Design mips_core, start of the top module:
module mips_core (
    input  wire        clk,
    input  wire        reset,
    output wire [31:0] imem_addr,
    input  wire [31:0] imem_data,
    output wire [31:0] dmem_addr,
    output wire [31:0] dmem_wdata,
    output wire        dmem_we,
    output wire        dmem_re,
    input  wire [31:0] dmem_rdata
);
==> flow/config.mk <==
export PLATFORM = sky130hd
export DESIGN_NAME = mips_core
export DESIGN_NICKNAME = mips_core
export VERILOG_FILES = /design/flow/design.v
export SDC_FILE = /design/flow/constraint.sdc
export NUM_CORES = 4
export LEC_CHECK = 0
export CAP_MARGIN = 20
export CORE_MARGIN = 2
export CORE_UTILIZATION = 17
export PLACE_DENSITY = 0.6
export SLEW_MARGIN = 20
==> flow/constraint.sdc <==
create_clock -name core_clock -period 9.85 [get_ports {clk}]
set_input_delay 1.9700 -clock core_clock [delete_from_list [all_inputs] [get_ports {clk}]]
set_output_delay 1.9700 -clock core_clock [all_outputs]
set_load 0.01 [all_outputs]
run.sh (not shown) runs the stock make flow with config.mk's settings and CLKGATE_MAP_FILE=.
Edit:
- CORE_ASPECT_RATIO: unset -> 0.55
- CORE_UTILIZATION: 17 -> 65
- CTS_CLUSTER_SIZE: unset -> 52
- PLACE_DENSITY: 0.6 -> unset
- PLACE_DENSITY_LB_ADDON: unset -> 0.04
- SETUP_SLACK_MARGIN: unset -> -0.53
- SLEW_MARGIN: 20 -> 35
- clock period: 9.85 -> 5.47 ns (I/O delays scaled with it)
- Now the flow completed and failed the layout checks on negative setup slack
- wire length came out higher by 26%
- combinational power came out higher to 2.7 times its value
- hold slack is better by 0.016 ns

---

== exp/fjord ==
The RTL this note starts from:
==> flow/design.v <==
module Control(
    input  [5:0] opcode,
    output reg RegDst, Branch, MemRead, MemtoReg,
    output reg [1:0] ALUOp,
    output reg MemWrite, ALUSrc, RegWrite
);
    always @(*) begin
        case (opcode)
            6'b000000: begin  
                RegDst   = 1;
                ALUSrc   = 0;
                MemtoReg = 0;
                RegWrite = 1;
                MemRead  = 0;
                MemWrite = 0;
                Branch   = 0;
                ALUOp    = 2'b10;
            end
            6'b100011: begin  
                RegDst   = 0;
                ALUSrc   = 1;
                MemtoReg = 1;
                RegWrite = 1;
                MemRead  = 1;
                MemWrite = 0;
                Branch   = 0;
                ALUOp    = 2'b00;
            end
            6'b101011: begin  
                RegDst   = 0;
                ALUSrc   = 1;
                MemtoReg = 0;
                RegWrite = 0;
                MemRead  = 0;
                MemWrite = 1;
                Branch   = 0;
                ALUOp    = 2'b00;
            end
            6'b000100: begin  
                RegDst   = 0;
                ALUSrc   = 0;
                MemtoReg = 0;
                RegWrite = 0;
                MemRead  = 0;
                MemWrite = 0;
                Branch   = 1;
                ALUOp    = 2'b01;
            end
            default: begin
                RegDst   = 0;
                ALUSrc   = 0;
                MemtoReg = 0;
                RegWrite = 0;
                MemRead  = 0;
                MemWrite = 0;
                Branch   = 0;
                ALUOp    = 2'b00;
            end
        endcase
    end
endmodule
module ALUControl(
    input  [1:0] ALUOp,
    input  [5:0] funct,
    output reg [3:0] ALUControl
);
    always @(*) begin
        casex ({ALUOp, funct})
            8'b10_100000: ALUControl = 4'b0010;  
            8'b10_100010: ALUControl = 4'b0110;  
            8'b10_100100: ALUControl = 4'b0000;  
            8'b10_100101: ALUControl = 4'b0001;  
            8'b10_101010: ALUControl = 4'b0111;  
            8'b00_xxxxxx: ALUControl = 4'b0010;  
            8'b01_xxxxxx: ALUControl = 4'b0110;  
            default:      ALUControl = 4'b0000;
        endcase
    end
endmodule
module ALU(
    input  [31:0] A,
    input  [31:0] B,
    input  [3:0]  ALUControl,
    output reg [31:0] Result,
    output Zero
);
    assign Zero = (Result == 0);
    always @(*) begin
        case (ALUControl)
            4'b0010: Result = A + B;            
            4'b0110: Result = A - B;            
            4'b0000: Result = A & B;            
            4'b0001: Result = A | B;            
            4'b0111: Result = (A < B) ? 1 : 0;  
            default: Result = 0;
        endcase
    end
endmodule
`timescale 1ns / 1ps
module Get_Instruction(
    input  [31:0] instruction,
    output [5:0] opcode,
    output reg [4:0] rs,
    output reg [4:0] rt,
    output reg [4:0] rd,
    output reg [4:0] shamt,
    output reg [5:0] funct,
    output reg [15:0] immediate,
    output reg isRtype,
    output reg isItype
);
assign opcode = instruction[31:26];
always @(*) begin
    if (opcode == 6'b000000) begin 
        isRtype   = 1'b1;
        isItype   = 1'b0;
        rs        = instruction[25:21];
        rt        = instruction[20:16];
        rd        = instruction[15:11];
        shamt     = instruction[10:6];
        funct     = instruction[5:0];
        immediate = 16'b0;
    end else begin
        isRtype   = 1'b0;
        isItype   = 1'b1;
        rs        = instruction[25:21];
        rt        = instruction[20:16];
        immediate = instruction[15:0];
        rd        = 5'b0;
        shamt     = 5'b0;
        funct     = 6'b0;
    end
end
endmodule 
`timescale 1ns / 1ps
module getoperands(
    output [31:0] operand1,
    output [31:0] operand2,
    input  [4:0] rs,
    input  [4:0] rt,
    input  [4:0] rd,
    input  [31:0] write_data,
    input  RegDst,
    input  RegWrite,
    input  ALUSrc,           
    input  clk
);
    reg [31:0] registers [0:31];
    wire [4:0] write_reg = (RegDst == 1) ? rd : rt;
    assign operand1 = (rs == 5'd0) ? 32'd0 : registers[rs];
    assign operand2 = (ALUSrc == 1) ? 32'd0 : ((rt == 5'd0) ? 32'd0 : registers[rt]);
    always @(posedge clk) begin
        if (RegWrite && write_reg != 5'd0)
            registers[write_reg] <= write_data;
    end
endmodule
module branch_datapath (
    input  wire [31:0] PC,
    input  wire [31:0] reg1,
    input  wire [31:0] reg2,
    input  wire [15:0] imm,
    input  wire        Branch,
    output wire [31:0] nextPC,
    output wire        Zero,
    output wire        BranchTaken
);
    wire [31:0] PC_plus4;
    wire [31:0] imm_ext;
    wire [31:0] imm_shift;
    wire [31:0] branch_addr;
    wire [31:0] alu_result;
    assign PC_plus4   = PC + 32'd4;
    assign imm_ext    = {{16{imm[15]}}, imm};
    assign imm_shift  = imm_ext << 2;
    assign branch_addr = PC_plus4 + imm_shift;
    assign alu_result = reg1 - reg2;
    assign Zero       = (alu_result == 32'd0);
    assign BranchTaken = Branch & Zero;
    assign nextPC     = BranchTaken ? branch_addr : PC_plus4;
endmodule
module mips_core (
    input  wire        clk,
    input  wire        reset,
    output wire [31:0] imem_addr,
    input  wire [31:0] imem_data,
    output wire [31:0] dmem_addr,
    output wire [31:0] dmem_wdata,
    output wire        dmem_we,
    output wire        dmem_re,
    input  wire [31:0] dmem_rdata
);
    reg  [31:0] PC;
    wire [31:0] nextPC;
    wire [5:0]  opcode, funct;
    wire [4:0]  rs, rt, rd, shamt;
    wire [15:0] immediate;
    wire        isRtype, isItype;
    wire RegDst, Branch, MemRead, MemtoReg, MemWrite, ALUSrc, RegWrite;
    wire [1:0]  ALUOp;
    wire [3:0]  ALUCtl;
    wire [31:0] reg1, reg2, alu_b, alu_result, write_back;
    wire        alu_zero, br_zero, br_taken;
    always @(posedge clk or posedge reset) begin
        if (reset)
            PC <= 32'b0;
        else
            PC <= nextPC;
    end
    assign imem_addr = PC;
    Get_Instruction GI (
        .instruction(imem_data),
        .opcode(opcode),
        .rs(rs),
        .rt(rt),
        .rd(rd),
        .shamt(shamt),
        .funct(funct),
        .immediate(immediate),
        .isRtype(isRtype),
        .isItype(isItype)
    );
    Control CTRL (
        .opcode(opcode),
        .RegDst(RegDst),
        .Branch(Branch),
        .MemRead(MemRead),
        .MemtoReg(MemtoReg),
        .ALUOp(ALUOp),
        .MemWrite(MemWrite),
        .ALUSrc(ALUSrc),
        .RegWrite(RegWrite)
    );
    ALUControl ALUCTRL (
        .ALUOp(ALUOp),
        .funct(funct),
        .ALUControl(ALUCtl)
    );
    getoperands RF (
        .operand1(reg1),
        .operand2(reg2),
        .rs(rs),
        .rt(rt),
        .rd(rd),
        .write_data(write_back),
        .RegDst(RegDst),
        .RegWrite(RegWrite),
        .ALUSrc(1'b0),
        .clk(clk)
    );
    assign alu_b = ALUSrc ? {{16{immediate[15]}}, immediate} : reg2;
    ALU ALU0 (
        .A(reg1),
        .B(alu_b),
        .ALUControl(ALUCtl),
        .Result(alu_result),
        .Zero(alu_zero)
    );
    branch_datapath BD (
        .PC(PC),
        .reg1(reg1),
        .reg2(reg2),
        .imm(immediate),
        .Branch(Branch),
        .nextPC(nextPC),
        .Zero(br_zero),
        .BranchTaken(br_taken)
    );
    assign dmem_addr  = alu_result;
    assign dmem_wdata = reg2;
    assign dmem_we    = MemWrite;
    assign dmem_re    = MemRead;
    assign write_back = MemtoReg ? dmem_rdata : alu_result;
endmodule
make LEC_CHECK=0 ABC_AREA=0 CAP_MARGIN=20 CORE_MARGIN=2 CORE_UTILIZATION=72 CTS_CLUSTER_DIAMETER=356 CTS_CLUSTER_SIZE=32 PLACE_DENSITY=0.95 SETUP_SLACK_MARGIN=-0.42 SLEW_MARGIN=20 finish   # period 4.0 ns
exp/fjord: it failed during global routing (5_1_grt), and the tool reported GRT-0116.
--- input diff exp/fjord..exp/xenon ---
- CORE_UTILIZATION: 72 -> 50
- CTS_CLUSTER_DIAMETER: 356 -> unset
- ABC_AREA: 0 -> unset
- SETUP_SLACK_MARGIN: -0.42 -> -0.71
- TNS_END_PERCENT: unset -> 5
- PLACE_DENSITY: 0.95 -> 0.6
- CTS_CLUSTER_SIZE: 32 -> unset
- the clock period (ns, I/O delays scaled along): 4.0 -> 6.92
## What came out
- Finished, but not clean: exp/xenon, with negative setup slack.
- Compared with exp/fjord, in exp/xenon tally of unique sky130hd cells used after synthesis shows no meaningful change, core area now sits higher, cell resize tally after clock tree synthesis went down, die span in x up 20%, height of the die went up.
- For average footprint of a synthesized cell, exp/xenon and exp/fjord come out practically identical.
- Comparing the two runs side by side, exp/xenon comes out behind exp/fjord on die area.
The following lists how exp/onyx was set up differently from exp/xenon:
- CORE_UTILIZATION now 40, was 50
- TNS_END_PERCENT no longer set, was 5
Notes after the runs:
The flow completed for exp/onyx, but it is not clean: the layout still shows negative setup slack.
In the flow results for exp/xenon and exp/onyx, the fraction of the core area covered by cells at the end of the flow is larger on exp/xenon.
Cmp exp/xenon and exp/onyx / power / lower: exp/xenon
On wire length, exp/xenon loses to exp/onyx.
Here is what was changed in the inputs of exp/ember compared with exp/onyx.
- clearing SETUP_SLACK_MARGIN, which used to be -0.71
- swapping 40 for 58 in CORE_UTILIZATION
- swapping 6.92 for 5.47 in the clock period (ns, I/O delays scaled along)
--- outcome ---
- [flow] exp/ember | stages: complete | final checks: fail | reason: negative setup slack
- Relative to exp/onyx, final count of negative-setup-slack endpoints has gone up in exp/ember.
- [exp/ember] post-detailed-placement half-perimeter wirelength rose 2400 µm relative to exp/onyx
- [compare] base=exp/onyx new=exp/ember: area of the die now sits lower, number of vias after detailed routing now sits higher, layout buffer count excluding clock buffers now sits higher.
- Taking exp/onyx as the reference point, the buffer-and-inverter tally for the worst setup path of exp/ember rises by 3.
- Summary of the comparison: core utilization is higher in exp/ember, relative to exp/onyx.
- The part of the total power dissipated in combinational logic reported for exp/ember is greater than that of exp/onyx by 3.2 points.
## Diff of input files: exp/lagoon against exp/ember
- swapping 58 for 46 in CORE_UTILIZATION
Findings:
- Comparing clock skew for exp/ember and exp/lagoon, the bigger number came from exp/ember.
- exp/lagoon vs exp/ember, number of rows created at floorplan went up by 14.
- Status for exp/ember and exp/lagoon: no clean run
- Status exp/lagoon: flow complete, layout not clean - negative setup slack
- Ran to the end and failed final checks on negative setup slack: exp/ember.
- The clock network area share of exp/lagoon and that of exp/ember are within noise of each other.
Power and IR drop assume default switching activity.
